Design div, start of the top module:
module div (
    input wire clk,
    input wire rst_n,
    input wire [32-1:0] dividend_i,     
    input wire [32-1:0] divisor_i,      
    input wire                       start_i,        
    input wire                       ctrl_ready_i,   
    input wire [                3:0] op_i,           
    output reg [32-1:0] result_o,   
    output reg busy_o,   
    output reg valid_o   
);
For scale: roughly 2000 cells after synthesis, roughly 110 I/O pins.
make LEC_CHECK=0 CAP_MARGIN=20 CELL_PAD_IN_SITES_DETAIL_PLACEMENT=0 CELL_PAD_IN_SITES_GLOBAL_PLACEMENT=0 CORE_ASPECT_RATIO=1.81 CORE_MARGIN=2 CORE_UTILIZATION=56 CTS_CLUSTER_SIZE=85 GPL_TIMING_DRIVEN=1 PLACE_DENSITY=0.5 SETUP_SLACK_MARGIN=2.37 SLEW_MARGIN=30 finish   # period 8.71 ns
run.sh (not shown) runs the stock make flow with config.mk's settings and CLKGATE_MAP_FILE=.
The baseline ran to the end with no violations.
==> next run, changes <==
CELL_PAD_IN_SITES_DETAIL_PLACEMENT = default   (was 0)
CELL_PAD_IN_SITES_GLOBAL_PLACEMENT = default   (was 0)
CORE_ASPECT_RATIO = default   (was 1.81)
CORE_UTILIZATION = 18   (was 56)
CTS_CLUSTER_SIZE = default   (was 85)
GPL_TIMING_DRIVEN = default   (was 1)
PLACE_DENSITY = 0.65   (was 0.5)
SETUP_SLACK_MARGIN = default   (was 2.37)
SLEW_MARGIN = 20   (was 30)
clock period = 11.5 ns   (was 8.71 ns; I/O delays follow)
Effect: Routed wire length is higher by 0.51%; area after synthesis stays the same; total power drops by 22%; final area rose by 6.2%.
==> next run, changes <==
CORE_UTILIZATION = 40   (was 18)
MAX_ROUTING_LAYER = met4   (was default)
PLACE_DENSITY = default   (was 0.65)
SETUP_SLACK_MARGIN = 0.8   (was default)
TNS_END_PERCENT = 75   (was default)
clock period = 8.0 ns   (was 11.5 ns; I/O delays follow)
Outcome:
- setup slack degrades by 3400 ps
- total power goes up by 47%
- routed wire length goes down by about 1%
- critical path depth does not change
- clock-buffer cell count goes down by 7
- cell area goes down by 3.7%
- clock skew goes up by 17 ps
- hold slack degrades by 19 ps
- area after synthesis does not change

========
div again, from the RTL that the note above started with.
==> flow/config.mk <==
export PLATFORM = sky130hd
export DESIGN_NAME = div
export DESIGN_NICKNAME = div
export VERILOG_FILES = /design/flow/design.v
export SDC_FILE = /design/flow/constraint.sdc
export NUM_CORES = 4
export LEC_CHECK = 0
export ABC_AREA = 1
export CAP_MARGIN = 20
export CORE_MARGIN = 2
export CORE_UTILIZATION = 72
export CTS_CLUSTER_DIAMETER = 233
export CTS_CLUSTER_SIZE = 48
export PLACE_DENSITY_LB_ADDON = 0.16
export SETUP_SLACK_MARGIN = 1.29
export SLEW_MARGIN = 20
==> flow/constraint.sdc <==
create_clock -name core_clock -period 4.35 [get_ports {clk}]
set_input_delay 0.8700 -clock core_clock [delete_from_list [all_inputs] [get_ports {clk}]]
set_output_delay 0.8700 -clock core_clock [all_outputs]
set_load 0.01 [all_outputs]
The first run died in 5_1_grt on GRT-0232.
Edit:
Settings changed: ABC_AREA 1 to unset, CTS_CLUSTER_DIAMETER 233 to 27, CTS_CLUSTER_SIZE 48 to 41, PLACE_DENSITY set to 0.65, PLACE_DENSITY_LB_ADDON 0.16 to unset, SETUP_SLACK_MARGIN 1.29 to 1.59.
Clock period 4.35 ns to 5.94 ns, I/O delays scaled along.
Effect: The new run aborted during 5_1_grt, error GRT-0232; synthesized area decreases by 18%; die size shrinks by about 18%; synthesized cell count came out lower by 40%.

========
== before ==
Starting RTL as in the previous note.
==> flow/config.mk <==
export PLATFORM = sky130hd
export DESIGN_NAME = div
export DESIGN_NICKNAME = div
export VERILOG_FILES = /design/flow/design.v
export SDC_FILE = /design/flow/constraint.sdc
export NUM_CORES = 4
export LEC_CHECK = 0
export CAP_MARGIN = 20
export CELL_PAD_IN_SITES_DETAIL_PLACEMENT = 0
export CELL_PAD_IN_SITES_GLOBAL_PLACEMENT = 0
export CORE_ASPECT_RATIO = 1.81
export CORE_MARGIN = 2
export CORE_UTILIZATION = 72
export CTS_CLUSTER_SIZE = 85
export GPL_TIMING_DRIVEN = 1
export PLACE_DENSITY_LB_ADDON = 0.07
export SETUP_SLACK_MARGIN = 2.37
export SLEW_MARGIN = 30
==> flow/constraint.sdc <==
create_clock -name core_clock -period 8.71 [get_ports {clk}]
set_input_delay 1.7420 -clock core_clock [delete_from_list [all_inputs] [get_ports {clk}]]
set_output_delay 1.7420 -clock core_clock [all_outputs]
set_load 0.01 [all_outputs]
Relative to before, the following input files were edited for after:
Settings: SETUP_SLACK_MARGIN changed from 2.37 to -0.46; CORE_ASPECT_RATIO changed from 1.81 to 0.98; the clock period (ns, I/O delays scaled along) changed from 8.71 to 5.07.
### Flow results
Taking before as the reference point, the count of clock-net buffers in the final layout of after rises by about 26%.
Maximum clock skew at final layout: after vs before — no meaningful difference
Worst setup slack was lower in after than in before.
Looking only at maximum operating frequency, and setting everything else aside, the higher value of before and after goes to after.
Of before and after, the run reporting the higher instance area after placement was after.
Critical path data arrival time (lower): after
after had finished all stages when the layout checks came back failing, citing setup timing.
Flop share of the area: lower on after
after and before ended up with roughly the same met3 usage in global routing.
after vs before: fill cell instance count of the final layout down

========
build 34:
Starting RTL as in the previous note.
// div
module div (
    input wire clk,
    input wire rst_n,
    input wire [32-1:0] dividend_i,     
    input wire [32-1:0] divisor_i,      
    input wire                       start_i,        
    input wire                       ctrl_ready_i,   
    input wire [                3:0] op_i,           
    output reg [32-1:0] result_o,   
    output reg busy_o,   
    output reg valid_o   
);
make LEC_CHECK=0 CAP_MARGIN=20 CORE_MARGIN=2 CORE_UTILIZATION=37 PLACE_DENSITY=0.65 SLEW_MARGIN=20 finish   # period 6.68 ns
Changes in build 78 relative to build 34:
Settings: CAP_MARGIN: 20 -> 40; SETUP_SLACK_MARGIN: unset -> 0.71; CTS_CLUSTER_SIZE: unset -> 41; CTS_CLUSTER_DIAMETER: unset -> 27; CORE_UTILIZATION: 37 -> 72; the clock period (ns, I/O delays scaled along): 6.68 -> 5.94.
- Flow for build 78 halted at 5_1_grt, error code GRT-0232.
- Compared with build 34, die boundary width in build 78 decreased by more than a quarter.
- Comparing the two runs side by side, build 78 comes out ahead of build 34 on final HPWL from detailed placement.
- Summary of build 78 over build 34: post-placement cell count has decreased; cell area reported after detailed placement has remained practically unchanged; area of the die has decreased; starting utilization of the core area has increased.
- Diff build 34 -> build 78: number of setup buffers added after CTS now larger, number of resized instances in the post-cts repair step now larger.
Edits applied to the flow inputs when going from build 78 to build 14:
Settings: CTS_CLUSTER_DIAMETER now 28, was 27; CAP_MARGIN now 20, was 40; TNS_END_PERCENT now 5, previously not set; PLACE_DENSITY no longer set, was 0.65; SETUP_SLACK_MARGIN no longer set, was 0.71; CTS_CLUSTER_SIZE no longer set, was 41; PLACE_DENSITY_LB_ADDON now 0.24, previously not set; the clock period (ns, I/O delays scaled along) now 5.43, was 5.94.
### Flow results
Build 14: flow complete, layout not clean; failing: setup timing
Post-synthesis average cell area essentially unchanged between build 14 and build 78.
In build 14 the clock buffer count from CTS turned out 20% lower than in build 78.
When build 14 is measured against build 78, its total half-perimeter wirelength after legalization and detailed placement turns out 4.1% higher.
Build 14 vs. build 78: final weighted congestion in routability-driven placement went up by 0.021.

========
div again, from the RTL that the note above started with.
clock: 5.89 ns
lec_check: 0
cap_margin: 20
cell_pad_in_sites_global_placement: 2
core_aspect_ratio: 1.77
core_margin: 2
core_utilization: 44
gpl_routability_driven: 0
gpl_timing_driven: 1
hold_slack_margin: 0.14
max_routing_layer: met4
place_density_lb_addon: 0.12
setup_slack_margin: 1.18
slew_margin: 15
tns_end_percent: 80
Rerun with:
==> flow/config.mk (replaced) <==
export PLATFORM = sky130hd
export DESIGN_NAME = div
export DESIGN_NICKNAME = div
export VERILOG_FILES = /design/flow/design.v
export SDC_FILE = /design/flow/constraint.sdc
export NUM_CORES = 4
export LEC_CHECK = 0
export CAP_MARGIN = 20
export CORE_MARGIN = 2
export CORE_UTILIZATION = 44
export PLACE_DENSITY = 0.65
export SLEW_MARGIN = 20
==> flow/constraint.sdc (replaced) <==
create_clock -name core_clock -period 4.71 [get_ports {clk}]
set_input_delay 0.9420 -clock core_clock [delete_from_list [all_inputs] [get_ports {clk}]]
set_output_delay 0.9420 -clock core_clock [all_outputs]
set_load 0.01 [all_outputs]
The changed run completed, yet does not pass: negative setup slack.
Final cell count rose by 3.0%.
Routed wire length shrinks by 9.3%.
Flip-flop count is unchanged.
Global-route usage went down by 3.0 points.
Critical path depth does not change.
Rerun with:
--- a/flow/config.mk
+++ b/flow/config.mk
@@ -8,0 +9 @@
+export CORE_ASPECT_RATIO = 1.86
@@ -10 +11,3 @@
-export CORE_UTILIZATION = 44
+export CORE_UTILIZATION = 40
+export CTS_CLUSTER_DIAMETER = 192
+export GPL_ROUTABILITY_DRIVEN = 0
==> flow/constraint.sdc (replaced) <==
create_clock -name core_clock -period 8.0 [get_ports {clk}]
set_input_delay 1.6000 -clock core_clock [delete_from_list [all_inputs] [get_ports {clk}]]
set_output_delay 1.6000 -clock core_clock [all_outputs]
set_load 0.01 [all_outputs]
=> The new run completed without violations. Total power shrinks by 47%. Via count shrinks by 5.4%. Setup slack gets better by 1.9 ns. Routed wire length shrinks by 3.8%. Global-route usage shrinks by 3.4 points. Clock skew grows by 0.023 ns. Critical path depth shrinks by 2. Final cell count shrinks by 6.3%. Cell area shrinks by 15%. Maximum frequency shrinks by 22%. Sequential cell count does not change.
Rerun with:
--- a/flow/config.mk
+++ b/flow/config.mk
@@ -9 +8,0 @@
-export CORE_ASPECT_RATIO = 1.86
@@ -11,3 +10,2 @@
-export CORE_UTILIZATION = 40
-export CTS_CLUSTER_DIAMETER = 192
-export GPL_ROUTABILITY_DRIVEN = 0
+export CORE_UTILIZATION = 72
+export CTS_CLUSTER_SIZE = 41
==> flow/constraint.sdc (replaced) <==
create_clock -name core_clock -period 5.94 [get_ports {clk}]
set_input_delay 1.1880 -clock core_clock [delete_from_list [all_inputs] [get_ports {clk}]]
set_output_delay 1.1880 -clock core_clock [all_outputs]
set_load 0.01 [all_outputs]
The new run ran to the end with no violations.
Power rises by 36%.
Worst hold slack is better by 0.018 ns.
Combinational power goes up by 45%.
Final cell count is lower by 7.5%.
Wire length is lower by 8.8%.
Clock-buffer cell count rises by 3.
Non-clock buffer count increases by 31.
Rerun with:
--- a/flow/config.mk
+++ b/flow/config.mk
@@ -10,3 +10,2 @@
-export CORE_UTILIZATION = 72
-export CTS_CLUSTER_SIZE = 41
-export PLACE_DENSITY = 0.65
+export CORE_UTILIZATION = 66
+export CTS_CLUSTER_DIAMETER = 28
==> flow/constraint.sdc (replaced) <==
create_clock -name core_clock -period 5.43 [get_ports {clk}]
set_input_delay 1.0860 -clock core_clock [delete_from_list [all_inputs] [get_ports {clk}]]
set_output_delay 1.0860 -clock core_clock [all_outputs]
set_load 0.01 [all_outputs]
What happened: The new run reached the layout checks and failed them: negative setup slack. Utilization went up by 2.4 points. Global-route usage went up by 2.0 points. Via count went up by roughly a tenth. Non-clock buffer count went up by 74. Final area went up by roughly a tenth. Clock skew went up by 0.0090 ns. Worst hold slack stays flat.
Rerun with:
--- a/flow/config.mk
+++ b/flow/config.mk
@@ -7,0 +8 @@
+export ABC_AREA = 1
@@ -9,3 +10,6 @@
-export CORE_MARGIN = 2
-export CORE_UTILIZATION = 66
-export CTS_CLUSTER_DIAMETER = 28
+export CORE_ASPECT_RATIO = 1.86
+export CORE_MARGIN = 5
+export CORE_UTILIZATION = 40
+export CTS_CLUSTER_DIAMETER = 192
+export GPL_ROUTABILITY_DRIVEN = 0
+export MAX_ROUTING_LAYER = met4
==> flow/constraint.sdc (replaced) <==
create_clock -name core_clock -period 8.0 [get_ports {clk}]
set_input_delay 1.6000 -clock core_clock [delete_from_list [all_inputs] [get_ports {clk}]]
set_output_delay 1.6000 -clock core_clock [all_outputs]
set_load 0.01 [all_outputs]
This time the run completed with no timing, DRC or antenna violations.
Area after synthesis climbs by about a fifth.
Worst hold slack got worse by 0.0076 ns.
Cell area went up by a few percent.
Via count went up by about a fifth.
Clock-buffer cell count fell by 35.
Flip-flop count does not change.
Clock skew goes up by 0.030 ns.
Core utilization drops by 41 points.
Fmax rose by a few percent.
No activity file was given, so power comes from the tool's default toggle rates.
